==> inputs of job 9466 <==
==> flow/design.v (excerpt) <==
module top_level
#(parameter WIDTH = 8)
(
	input clk, rst, init, finish, ack,
	input [WIDTH-1:0]
		ori_0,
		ori_1,
		ori_2,
		ori_3,
		ori_4,
		ori_5,
		ori_6,
		ori_7,
		ori_8,
		ori_9,
		ori_10,
		ori_11,
		ori_12,
		ori_13,
		ori_14,
		ori_15,
		ori_16,
		ori_17,
		ori_18,
		ori_19,
		ori_20,
		ori_21,
		ori_22,
		ori_23,
		ori_24,
		ori_25,
		ori_26,
		ori_27,
		ori_28,
		ori_29,
		ori_30,
		ori_31,
		can_0,
		can_1,
		can_2,
		can_3,
		can_4,
		can_5,
		can_6,
		can_7,
		can_8,
		can_9,
		can_10,
		can_11,
		can_12,
		can_13,
		can_14,
		can_15,
		can_16,
		can_17,
		can_18,
		can_19,
		can_20,
		can_21,
		can_22,
		can_23,
		can_24,
		can_25,
		can_26,
		can_27,
		can_28,
		can_29,
		can_30,
		can_31,
	output done,
	output [WIDTH+4:0] out_sad
	);
	reg [WIDTH-1:0] reg_ori_0,
					reg_ori_1,
					reg_ori_2,
					reg_ori_3,
					reg_ori_4,
					reg_ori_5,
					reg_ori_6,
					reg_ori_7,
					reg_ori_8,
					reg_ori_9,
					reg_ori_10,
					reg_ori_11,
					reg_ori_12,
					reg_ori_13,
					reg_ori_14,
					reg_ori_15,
					reg_ori_16,
					reg_ori_17,
					reg_ori_18,
					reg_ori_19,
					reg_ori_20,
					reg_ori_21,
					reg_ori_22,
					reg_ori_23,
					reg_ori_24,
					reg_ori_25,
					reg_ori_26,
					reg_ori_27,
					reg_ori_28,
					reg_ori_29,
					reg_ori_30,
					reg_ori_31,
					reg_can_0,
					reg_can_1,
					reg_can_2,
					reg_can_3,
					reg_can_4,
					reg_can_5,
					reg_can_6,
					reg_can_7,
					reg_can_8,
					reg_can_9,
					reg_can_10,
					reg_can_11,
					reg_can_12,
					reg_can_13,
					reg_can_14,
					reg_can_15,
					reg_can_16,
					reg_can_17,
					reg_can_18,
					reg_can_19,
					reg_can_20,
					reg_can_21,
  ...
==> flow/config.mk <==
export PLATFORM = sky130hd
export DESIGN_NAME = top_level
export DESIGN_NICKNAME = top_level
export VERILOG_FILES = /design/flow/design.v
export SDC_FILE = /design/flow/constraint.sdc
export NUM_CORES = 4
export LEC_CHECK = 0
export ABC_AREA = 1
export CAP_MARGIN = 20
export CELL_PAD_IN_SITES_GLOBAL_PLACEMENT = 0
export CORE_ASPECT_RATIO = 0.88
export CORE_MARGIN = 2
export CORE_UTILIZATION = 72
export MAX_ROUTING_LAYER = met4
export PLACE_DENSITY = 0.92
export SETUP_SLACK_MARGIN = 1.33
export SLEW_MARGIN = 5
==> flow/constraint.sdc <==
create_clock -name core_clock -period 4.65 [get_ports {clk}]
set_input_delay 0.9300 -clock core_clock [delete_from_list [all_inputs] [get_ports {clk}]]
set_output_delay 0.9300 -clock core_clock [all_outputs]
set_load 0.01 [all_outputs]
run.sh (not shown) runs the stock make flow with config.mk's settings and CLKGATE_MAP_FILE=.
==> job 3150 (differences from job 9466) <==
ABC_AREA = not set   (was 1)
CELL_PAD_IN_SITES_GLOBAL_PLACEMENT = not set   (was 0)
CORE_ASPECT_RATIO = not set   (was 0.88)
CORE_UTILIZATION = 71   (was 72)
CTS_CLUSTER_DIAMETER = 90   (was not set)
MAX_ROUTING_LAYER = not set   (was met4)
PLACE_DENSITY = not set   (was 0.92)
SETUP_SLACK_MARGIN = 0.74   (was 1.33)
SLEW_MARGIN = 20   (was 5)
==> flow/constraint.sdc (replaced) <==
create_clock -name core_clock -period 3.02 [get_ports {clk}]
set_input_delay 0.6040 -clock core_clock [delete_from_list [all_inputs] [get_ports {clk}]]
set_output_delay 0.6040 -clock core_clock [all_outputs]
set_load 0.01 [all_outputs]
==> qor summary <==
|  | job 9466 | job 3150 |
|---|---|---|
| Core ar. | 75000 µm² | 70400 µm² |
| Sequential cell area fraction in the yosys report | 0.223 | 0.241 |
| XOR-XNOR Cells, Area Fraction | 0.0490 | 0.0411 |
| Total die size | 78300 µm² | 73500 µm² |
| Synthesized netlist cell count | 8158 | 6118 |
| Std cell rows | 94 | 97 |
| Run status | aborted with a tool error | aborted with a tool error |
| Failing step | 5_1_grt | 3_5_place_dp |
| Yosys adder share | 0.216 | 0.233 |
| Final weighted congestion in routability-driven placement | 0.996 | 1.03 |
| Ao+oa area frac | 0.176 | 0.225 |
| Height of the die | 263 µm | 271 µm |
| Post-synthesis mux area share | 0 | 0.0311 |
| Post-synth area from yosys stat | 54700 µm² | 50700 µm² |
